==> run a <==
==> flow/design.v <==
`timescale 1ns / 1ps
module adder(
    input wire [7:0] in1,
    input wire [7:0] in2,
    input wire sub,  
    output wire [7:0] out
    );
    reg [7:0] tmp;
    wire s0,s1,s2,s3,s4,s5,s6,s7;
    wire co0,co1,co2,co3,co4,co5,co6,co7;
    fa f0(in1[0],in2[0],1'b0,s0,co0);
    fa f1(in1[1],in2[1],co0,s1,co1);
    fa f2(in1[2],in2[2],co1,s2,co2);
    fa f3(in1[3],in2[3],co2,s3,co3);
    fa f4(in1[4],in2[4],co3,s4,co4);
    fa f5(in1[5],in2[5],co4,s5,co5);
    fa f6(in1[6],in2[6],co5,s6,co6);
    fa f7(in1[7],in2[7],co6,s7,co7);  
    assign out = {s7,s6,s5,s4,s3,s2,s1,s0} + sub;
endmodule 
module fa( input A,
       input B,
       input CIN,
       output S,
       output COUT
       );
       assign S = A^B^CIN;
       assign COUT = (A&B) | (CIN&A) | (CIN&B);
endmodule
`timescale 1ns / 1ps
module multiplier(
    input wire [7:0] in1,
    input wire [7:0] in2,
    output wire [7:0] out 
    );
    wire [8:0] A_out1, A_out2, A_out3, A_out4, A_out5, A_out6, A_out7, A_out8;
    wire [7:0] Q_out1, Q_out2, Q_out3, Q_out4, Q_out5, Q_out6, Q_out7, Q_out8;
    wire q0_1, q0_2, q0_3, q0_4, q0_5, q0_6, q0_7, q0_8; 
    Booth B1 (
        9'h000,in1,in2,1'b0,
        A_out1,Q_out1,q0_1
        );
    Booth B2 (
        A_out1,in1,Q_out1,q0_1,
        A_out2,Q_out2,q0_2
        );
    Booth B3 (
        A_out2,in1,Q_out2,q0_2,
        A_out3,Q_out3,q0_3
        );
    Booth B4 (
        A_out3,in1,Q_out3,q0_3,
        A_out4,Q_out4,q0_4
        );
    Booth B5 (
        A_out4,in1,Q_out4,q0_4,
        A_out5,Q_out5,q0_5
        );
    Booth B6 (
        A_out5,in1,Q_out5,q0_5,
        A_out6,Q_out6,q0_6
        );
    Booth B7 (
        A_out6,in1,Q_out6,q0_6,
        A_out7,Q_out7,q0_7
        );
    Booth B8 (
        A_out7,in1,Q_out7,q0_7,
        A_out8,Q_out8,q0_8
        );
    assign out = A_out8[7:0];  
endmodule
module Booth(
    input [8:0] A_in,
    input [7:0] M,
    input [7:0] Q_in,
    input  q0,
    output reg [8:0] A_out,
    output reg [7:0] Q_out,
    output reg q0_out
    );
    wire [8:0] sum, diff;
    assign sum = A_in + {M[7], M};
    assign diff = A_in - {M[7], M};
    always@(A_in,Q_in,M,q0,sum,diff)
    begin
        case({Q_in[0],q0})
            2'b00,2'b11: {A_out, Q_out, q0_out} = {A_in[8], A_in, Q_in};
            2'b01: {A_out, Q_out, q0_out} = {sum[8], sum, Q_in};
            default: {A_out, Q_out, q0_out} = {diff[8], diff, Q_in};
        endcase
    end
endmodule
`timescale 1ns / 1ps
module register(
    input wire [7:0] din,
    input wire clk,
    input wire reset,
    input wire ld,
    output reg [7:0] data
    );
    always@(posedge clk or posedge reset)
    begin
        if(reset == 1)
            data <= 0;
        else if(ld == 1)
            data <= din;
    end
endmodule
`timescale 1ns / 1ps
module controller(
    input wire clk,
    input wire reset,
    output reg [3:0] state,
    output reg [9:0] load, mul_en, add1_en, add2_en, mul_read, add1_read, add2_read  
    );
    parameter [3:0] s1 = 4'b0000,
                    s2 = 4'b0001,
                    s3 = 4'b0011,
                    s4 = 4'b0010,
                    s5 = 4'b0110,
                    s6 = 4'b0111,
                    s7 = 4'b1111,
                    s8 = 4'b1110,
                    s9 = 4'b1010,
                    s10 = 4'b1011,
                    s11 = 4'b1001,
                    s12 = 4'b1000;
    reg not_first_flag;  
    always@(posedge clk or posedge reset)
    begin
        if(reset)
            begin
                state <= s1;
                not_first_flag <= 1'b0;
            end
        else
        begin
            if(state == s3)
                not_first_flag <= 1'b1;
            case(state)
                s1: state <= s2;
                s2: state <= s3;
                s3: state <= s4;
                s4: state <= s5;
                s5: state <= s6;
                s6: state <= s7;
                s7: state <= s8;
                s8: state <= s9;
                s9: state <= s10;
                s10: state <= s11;
                s11: state <= s12;
                s12: state <= s1;
                default: state <= s1;
            endcase
        end       
    end
    always@(*)
    begin
        load = 0;
        mul_en = 0;
        add1_en = 0;
        add2_en = 0;
        mul_read = 0;
        add1_read = 0;
        add2_read = 0;
        case(state)
            s1: 
                begin
                    load = 10'b0000000001;
                    if(not_first_flag)
                    begin
                        mul_en = 0; 
                        add1_en = 10'b1000001000; 
                        add2_en = 10'b0001000100; 
                        mul_read = 0; 
                        add1_read = 10'b0000000100;
                        add2_read = 0;
                    end
                end
            s2: 
                begin
                    load = 10'b0000000010;
                    if(not_first_flag)
                    begin
                        mul_en = 0; 
                        add1_en = 0; 
                        add2_en = 10'b0010001000; 
                        mul_read = 0; 
                        add1_read = 10'b0000001000;
                        add2_read = 0;
                    end
                end
            s3:
                begin
                    load = 10'b0000000100; 
                    mul_en = 0; 
                    add1_en = 0; 
                    add2_en = 0; 
                    mul_read = 0; 
                    add1_read = 0;
                    add2_read = 0;
                end
            s4:
                begin
                    load = 10'b0000001000;
                    mul_en = 0;
                    add1_en = 0; 
                    add2_en = 0; 
                    mul_read = 0;
                    add1_read = 0;
                    add2_read = 0;
                end
            s5:
                begin
                    load = 10'b0000010000;
                    mul_en = 0;
                    add1_en = 0; 
                    add2_en = 0; 
                    mul_read = 0;
                    add1_read = 0;
                    add2_read = 0;
                end
            s6:
                begin
                    load = 10'b0000100000;
                    mul_en = 10'b0000010001;  
                    add1_en = 0; 
                    add2_en = 0; 
                    mul_read = 0;
                    add1_read = 0;
                    add2_read = 0;
                end
            s7:
                begin
                    load = 10'b0001000000;
                    mul_en = 10'b0000100010;  
                    add1_en = 0; 
                    add2_en = 0; 
                    mul_read = 10'b0000000001;  
                    add1_read = 0;
                    add2_read = 0;
                end
            s8:
                begin
                    load = 10'b0010000000;  
                    mul_en = 10'b0001000100;  
                    add1_en = 0; 
                    add2_en = 0; 
                    mul_read = 10'b0000000010;  
                    add1_read = 0;
                    add2_read = 0;
                end
            s9:
                begin
                    load = 10'b0100000000;  
                    mul_en = 10'b0010001000;  
                    add1_en = 0; 
                    add2_en = 0; 
                    mul_read = 10'b0000000100;  
                    add1_read = 0;
                    add2_read = 0;
                end
            s10:
                begin
                    load = 10'b1000000000;  
                    mul_en = 0; 
                    add1_en = 10'b0100000001; 
                    add2_en = 0; 
                    mul_read = 10'b0000001000;  
                    add1_read = 0;
                    add2_read = 0;
                end
            s11:
                begin
                    load = 10'b0100000000;  
                    mul_en = 0; 
                    add1_en = 10'b1000000010; 
                    add2_en = 10'b0000010001; 
                    mul_read = 0; 
                    add1_read = 10'b0000000001;
                    add2_read = 0;
                end
            s12:
                begin
                    load = 10'b1000000000;  
                    mul_en = 0; 
                    add1_en = 10'b0100000100; 
                    add2_en = 10'b0000100010; 
                    mul_read = 0; 
                    add1_read = 10'b0000000010;
                    add2_read = 0;
                end
            default: 
                load = 0;
        endcase
    end
endmodule
`timescale 1ns / 1ps
module datapath(
    input wire clk,
    input wire reset,
    input wire [3:0] state,
    input wire [7:0] next_in,
    input wire [9:0] load, mul_en, add1_en, add2_en, mul_read, add1_read, add2_read,  
    output wire [7:0] r1,r2,r3,r4,r5,r6,r7,r8,r9,r10,  
    output reg [7:0] f
    );
    parameter [3:0] s1 = 4'b0000,
                    s2 = 4'b0001,
                    s3 = 4'b0011,
                    s4 = 4'b0010,
                    s5 = 4'b0110,
                    s6 = 4'b0111,
                    s7 = 4'b1111,
                    s8 = 4'b1110,
                    s9 = 4'b1010,
                    s10 = 4'b1011,
                    s11 = 4'b1001,
                    s12 = 4'b1000;
    wire [7:0] sum1,sum2,prod;  
    reg [7:0] add11,add12,add21,add22,mul1,mul2;
    reg not_first_flag;  
    adder A1(add11,add12,1'b0,sum1);  
    adder A2(add21,~add22,1'b1,sum2);  
    multiplier M1(mul1,mul2,prod);
    register reg1((load[0]) ? next_in : (mul_read[0]) ? prod : (add1_read[0]) ? sum1 : (add2_read[0]) ? sum2 : 8'b0,
        clk,reset,
        load[0] || mul_read[0] || add1_read[0] || add2_read[0],
        r1);
    register reg2((load[1]) ? next_in : (mul_read[1]) ? prod : (add1_read[1]) ? sum1 : (add2_read[1]) ? sum2 : 8'b0,
        clk,reset,
        load[1] || mul_read[1] || add1_read[1] || add2_read[1],
        r2);
    register reg3((load[2]) ? next_in : (mul_read[2]) ? prod : (add1_read[2]) ? sum1 : (add2_read[2]) ? sum2 : 8'b0,
        clk,reset,
        load[2] || mul_read[2] || add1_read[2] || add2_read[2],
        r3);
    register reg4((load[3]) ? next_in : (mul_read[3]) ? prod : (add1_read[3]) ? sum1 : (add2_read[3]) ? sum2 : 8'b0,
        clk,reset,
        load[3] || mul_read[3] || add1_read[3] || add2_read[3],
        r4);
    register reg5((load[4]) ? next_in : (mul_read[4]) ? prod : (add1_read[4]) ? sum1 : (add2_read[4]) ? sum2 : 8'b0,
        clk,reset,
        load[4] || mul_read[4] || add1_read[4] || add2_read[4],
        r5);
    register reg6((load[5]) ? next_in : (mul_read[5]) ? prod : (add1_read[5]) ? sum1 : (add2_read[5]) ? sum2 : 8'b0,
        clk,reset,
        load[5] || mul_read[5] || add1_read[5] || add2_read[5],
        r6);
    register reg7((load[6]) ? next_in : (mul_read[6]) ? prod : (add1_read[6]) ? sum1 : (add2_read[6]) ? sum2 : 8'b0,
        clk,reset,
        load[6] || mul_read[6] || add1_read[6] || add2_read[6],
        r7);
    register reg8((load[7]) ? next_in : (mul_read[7]) ? prod : (add1_read[7]) ? sum1 : (add2_read[7]) ? sum2 : 8'b0,
        clk,reset,
        load[7] || mul_read[7] || add1_read[7] || add2_read[7],
        r8);
    register reg9((load[8]) ? next_in : (mul_read[8]) ? prod : (add1_read[8]) ? sum1 : (add2_read[8]) ? sum2 : 8'b0,
        clk,reset,
        load[8] || mul_read[8] || add1_read[8] || add2_read[8],
        r9);
    register reg10((load[9]) ? next_in : (mul_read[9]) ? prod : (add1_read[9]) ? sum1 : (add2_read[9]) ? sum2 : 8'b0,
        clk,reset,
        load[9] || mul_read[9] || add1_read[9] || add2_read[9],
        r10);
    always@(posedge clk or posedge reset)
    begin
        if(reset)
        begin
            f <= 0;     
            not_first_flag <= 1'b0;
        end
        else
        begin
            case(state)
                s1, s2, s3:
                    if(not_first_flag)
                        f <= sum2;
                s4:
                    not_first_flag <= 1'b1;
                s12:
                    f <= sum2;
                default: ;
            endcase
        end
    end
    always@(posedge clk)
    begin
        case(state)
            s1:
                begin
                    if(not_first_flag)
                    begin
                        add11 <= r4;
                        add12 <= r10;
                        add21 <= sum1;
                        add22 <= r7;
                    end
                end
            s2:
                begin
                    if(not_first_flag)
                    begin
                        add21 <= sum1;
                        add22 <= r8;
                    end
                end
            s6:  
                begin
                    mul1 <= r1;
                    mul2 <= r5;
                end
            s7:  
                begin
                    mul1 <= r2;
                    mul2 <= r6;
                end
            s8:  
                begin
                    mul1 <= r3;
                    mul2 <= r7;
                end
            s9:  
                begin
                    mul1 <= r4;
                    mul2 <= r8;
                end
            s10:  
                begin
                    add11 <= r1;
                    add12 <= r9;
                end
            s11:  
                begin
                    add11 <= r2;
                    add12 <= r10;
                    add21 <= sum1;
                    add22 <= r5;
                end
            s12:  
                begin
                    add11 <= r3;
                    add12 <= r9;
                    add21 <= sum1;
                    add22 <= r6;
                end
            default: ;
        endcase
    end
endmodule
`timescale 1ns / 1ps
module top(
    input wire clk,
    input wire reset,
    input wire [7:0] next_in,
    output wire [7:0] f
    );
    wire [7:0] r1,r2,r3,r4,r5,r6,r7,r8,r9,r10;  
    wire [9:0] load, mul_en, add1_en, add2_en, mul_read, add1_read, add2_read;
    wire [3:0] state;
    controller C1(
        clk,
        reset,
        state,
        load, mul_en, add1_en, add2_en, mul_read, add1_read, add2_read  
    );
    datapath DP1(
        clk,
        reset,
        state,
        next_in,
        load, mul_en, add1_en, add2_en, mul_read, add1_read, add2_read,  
        r1,r2,r3,r4,r5,r6,r7,r8,r9,r10,  
        f
    );
endmodule
==> flow/run.sh <==
#!/bin/bash
# the make line also repeats each setting of config.mk as NAME=value (left out here)
make -C /OpenROAD-flow-scripts/flow DESIGN_CONFIG=/design/flow/config.mk WORK_HOME=/design/flow/orfs CLKGATE_MAP_FILE= finish
==> flow/config.mk <==
export PLATFORM = sky130hd
export DESIGN_NAME = top
export DESIGN_NICKNAME = top
export VERILOG_FILES = /design/flow/design.v
export SDC_FILE = /design/flow/constraint.sdc
export NUM_CORES = 4
export LEC_CHECK = 0
export CAP_MARGIN = 20
export CELL_PAD_IN_SITES_DETAIL_PLACEMENT = 1
export CELL_PAD_IN_SITES_GLOBAL_PLACEMENT = 0
export CORE_ASPECT_RATIO = 0.5
export CORE_MARGIN = 7
export CORE_UTILIZATION = 56
export CTS_CLUSTER_DIAMETER = 392
export CTS_CLUSTER_SIZE = 98
export PLACE_DENSITY_LB_ADDON = 0.11
export SLEW_MARGIN = 20
export TNS_END_PERCENT = 15
==> flow/constraint.sdc <==
create_clock -name core_clock -period 12.0 [get_ports {clk}]
set_input_delay 2.4000 -clock core_clock [delete_from_list [all_inputs] [get_ports {clk}]]
set_output_delay 2.4000 -clock core_clock [all_outputs]
set_load 0.01 [all_outputs]
==> inputs of run b, as changes to run a <==
==> flow/config.mk (replaced) <==
export PLATFORM = sky130hd
export DESIGN_NAME = top
export DESIGN_NICKNAME = top
export VERILOG_FILES = /design/flow/design.v
export SDC_FILE = /design/flow/constraint.sdc
export NUM_CORES = 4
export LEC_CHECK = 0
export CAP_MARGIN = 20
export CELL_PAD_IN_SITES_GLOBAL_PLACEMENT = 0
export CORE_MARGIN = 2
export CORE_UTILIZATION = 67
export CTS_CLUSTER_DIAMETER = 133
export CTS_CLUSTER_SIZE = 20
export SLEW_MARGIN = 20
==> flow/constraint.sdc (replaced) <==
create_clock -name core_clock -period 10.0 [get_ports {clk}]
set_input_delay 2.0000 -clock core_clock [delete_from_list [all_inputs] [get_ports {clk}]]
set_output_delay 2.0000 -clock core_clock [all_outputs]
set_load 0.01 [all_outputs]
==> comparison table <==
| metric | run a | run b |
|---|---|---|
| Run status | no timing/DRC/antenna violations | complete, but fails checks |
| Violated checks | - | setup timing |
| DR WL/cell | 29.59 um | 20.88 um |
| Comb. pwr | 0.000461 W | 0.000455 W |
| Final worst path period share | 0.9821 | 1.055 |
| Signal buf overhead | 0.04130 | 0.1176 |
| Chip Area | 25550 um^2 | 18670 um^2 |
| Tap Count | 273 | 225 |
| Count of routing violations after the opening detailed-route iteration | 1624 | 1779 |
| Tool warnings | 28 | 33 |
| Routed wire length | 47.03 mm | 35.39 mm |
| Highest routing layer actually used | met5 | met4 |
| Count of fill cells added during filler insertion | 2221 | 1010 |
| Cell with the largest stage delay on the worst path | sky130_fd_sc_hd__mux4_2 | sky130_fd_sc_hd__or4_4 |
| Clock period minus final worst setup slack | 11.78 ns | 10.55 ns |
| Final setup violation count | 0 | 12 |
| Flip-flop and latch power | 0.000707 W | 0.000823 W |
| Total number of nets in the final design | 1394 | 1548 |
| Die outline height | 116.6 um | 136.6 um |
| Met1 usage | 0.4058 | 0.4560 |
| Standard-cell rows | 37 | 48 |
| Bufs w/o clock | 67 | 221 |
| Power share of the sequential group | 0.416 | 0.431 |
| Metal1 wirelength | 17.29 mm | 13.23 mm |
| Number of global-route vias before repair | 11857 | 10873 |
| Clock network power share | 0.313 | 0.331 |
| Post-route worst setup slack | 0.2152 ns | -0.5522 ns |
Power and IR drop assume default switching activity.
